Design div, start of the top module:
module div (
    input wire clk,
    input wire rst_n,
    input wire [32-1:0] dividend_i,     
    input wire [32-1:0] divisor_i,      
    input wire                       start_i,        
    input wire                       ctrl_ready_i,   
    input wire [                3:0] op_i,           
    output reg [32-1:0] result_o,   
    output reg busy_o,   
    output reg valid_o   
);
    typedef enum logic [3:0] {
        STATE_IDLE  = 4'b0001,
        STATE_START = 4'b0010,
        STATE_CALC  = 4'b0100,
        STATE_END   = 4'b1000
    } state_t;
    state_t state;
    reg [32-1:0] dividend_r;
    reg [32-1:0] divisor_r;
    reg [3:0] op_r;
    reg [31:0] count;
    reg [32-1:0] div_result;
    reg [32-1:0] div_remain;
    reg [32-1:0] minuend;
    reg invert_result;
    wire op_div = op_r[0];
    wire op_divu = op_r[1];
    wire op_rem = op_r[2];
    wire op_remu = op_r[3];
    wire [31:0] dividend_invert = (-dividend_r);
    wire [31:0] divisor_invert = (-divisor_r);
    wire minuend_ge_divisor = minuend >= divisor_r;
    wire [31:0] minuend_sub_res = minuend - divisor_r;
    wire [31:0] div_result_tmp = minuend_ge_divisor ? ({div_result[30:0], 1'b1}) : ({div_result[30:0], 1'b0});
    wire [31:0] minuend_tmp = minuend_ge_divisor ? minuend_sub_res[30:0] : minuend[30:0];
  ...
Size: ~230 flip-flops, ~110 I/O pins.
Settings: LEC_CHECK=0, ABC_AREA=1, CAP_MARGIN=15, CELL_PAD_IN_SITES_DETAIL_PLACEMENT=1, CORE_ASPECT_RATIO=1.86, CORE_MARGIN=3, CORE_UTILIZATION=40, CTS_CLUSTER_DIAMETER=192, GPL_ROUTABILITY_DRIVEN=1, MAX_ROUTING_LAYER=met4, MIN_ROUTING_LAYER=met2, SETUP_SLACK_MARGIN=-0.61, SLEW_MARGIN=20; clock period 8.0 ns.
run.sh (not shown) runs the stock make flow with config.mk's settings and CLKGATE_MAP_FILE=.
The first run finished with timing, DRC and antenna clean.
Change:
Settings changed: ABC_AREA 1 to not set, CAP_MARGIN 15 to 20, CELL_PAD_IN_SITES_DETAIL_PLACEMENT 1 to not set, CORE_ASPECT_RATIO 1.86 to not set, CORE_MARGIN 3 to 2, CORE_UTILIZATION 40 to 66, CTS_CLUSTER_DIAMETER 192 to 28, GPL_ROUTABILITY_DRIVEN 1 to not set, MAX_ROUTING_LAYER met4 to not set, MIN_ROUTING_LAYER met2 to not set, SETUP_SLACK_MARGIN -0.61 to not set.
Clock period 8.0 ns to 5.43 ns, I/O delays scaled along.
Now the flow finished but fails on setup timing. Die area drops by about 50%. Clock skew climbs by 0.0050 ns. Clock-buffer cell count rises by 33.
Change:
Settings changed: CORE_UTILIZATION 66 to 72, CTS_CLUSTER_DIAMETER 28 to 27, CTS_CLUSTER_SIZE set to 41, PLACE_DENSITY set to 0.65, SETUP_SLACK_MARGIN set to 1.59.
Clock period 5.43 ns to 5.94 ns, I/O delays scaled along.
The new run failed in global routing on GRT-0232; synthesized area is unchanged; synthesized cell count is unchanged; die size is lower by 8.1%.
Change:
Settings changed: CORE_UTILIZATION 72 to 44, CTS_CLUSTER_DIAMETER 27 to not set, CTS_CLUSTER_SIZE 41 to not set, SETUP_SLACK_MARGIN 1.59 to not set.
Clock period 5.94 ns to 4.71 ns, I/O delays scaled along.
After rerunning: Now the flow finished with setup timing left. Synthesized area is unchanged. Synthesized cell count is unchanged. Die area goes up by 62%.


div again, from the RTL that the note above started with.
make LEC_CHECK=0 ABC_AREA=1 CAP_MARGIN=20 CELL_PAD_IN_SITES_DETAIL_PLACEMENT=1 CELL_PAD_IN_SITES_GLOBAL_PLACEMENT=1 CORE_ASPECT_RATIO=1.67 CORE_MARGIN=7 CORE_UTILIZATION=25 CTS_CLUSTER_DIAMETER=152 CTS_CLUSTER_SIZE=11 MAX_ROUTING_LAYER=met5 PLACE_DENSITY_LB_ADDON=0.22 SETUP_SLACK_MARGIN=0.8 SLEW_MARGIN=30 TNS_END_PERCENT=75 finish   # period 8.0 ns
The starting point passed the timing, design-rule and antenna checks.
Change:
ABC_AREA = default   (was 1)
CELL_PAD_IN_SITES_DETAIL_PLACEMENT = default   (was 1)
CELL_PAD_IN_SITES_GLOBAL_PLACEMENT = default   (was 1)
CORE_ASPECT_RATIO = default   (was 1.67)
CORE_MARGIN = 2   (was 7)
CORE_UTILIZATION = 18   (was 25)
CTS_CLUSTER_DIAMETER = default   (was 152)
CTS_CLUSTER_SIZE = default   (was 11)
MAX_ROUTING_LAYER = default   (was met5)
PLACE_DENSITY = 0.65   (was default)
PLACE_DENSITY_LB_ADDON = default   (was 0.22)
SETUP_SLACK_MARGIN = default   (was 0.8)
SLEW_MARGIN = 20   (was 30)
TNS_END_PERCENT = default   (was 75)
clock period = 11.5 ns   (was 8.0 ns; I/O delays follow)
Cell area decreases by 13%.
Synthesized area decreases by 18%.
Via count decreases by 25%.
Utilization decreases by 6.7 points.
Change:
CORE_UTILIZATION = 72   (was 18)
CTS_CLUSTER_SIZE = 41   (was default)
clock period = 5.94 ns   (was 11.5 ns; I/O delays follow)
What happened:
- via count rises by a little under a tenth
- final cell count goes down by a quarter to a third
- setup slack degrades by 4.8 ns
- critical path depth climbs by 3
- routed wire length shrinks by a little under a tenth
- register-to-register slack gets worse by 4.8 ns
- sequential cell count does not change
- die size goes down by well over a third
Change:
CAP_MARGIN = 40   (was 20)
CTS_CLUSTER_DIAMETER = 27   (was default)
SETUP_SLACK_MARGIN = 0.71   (was default)
Result: The changed run stopped in 5_1_grt (GRT-0232). Die size stays the same. Synthesized cell count stays the same. Area after synthesis is unchanged.
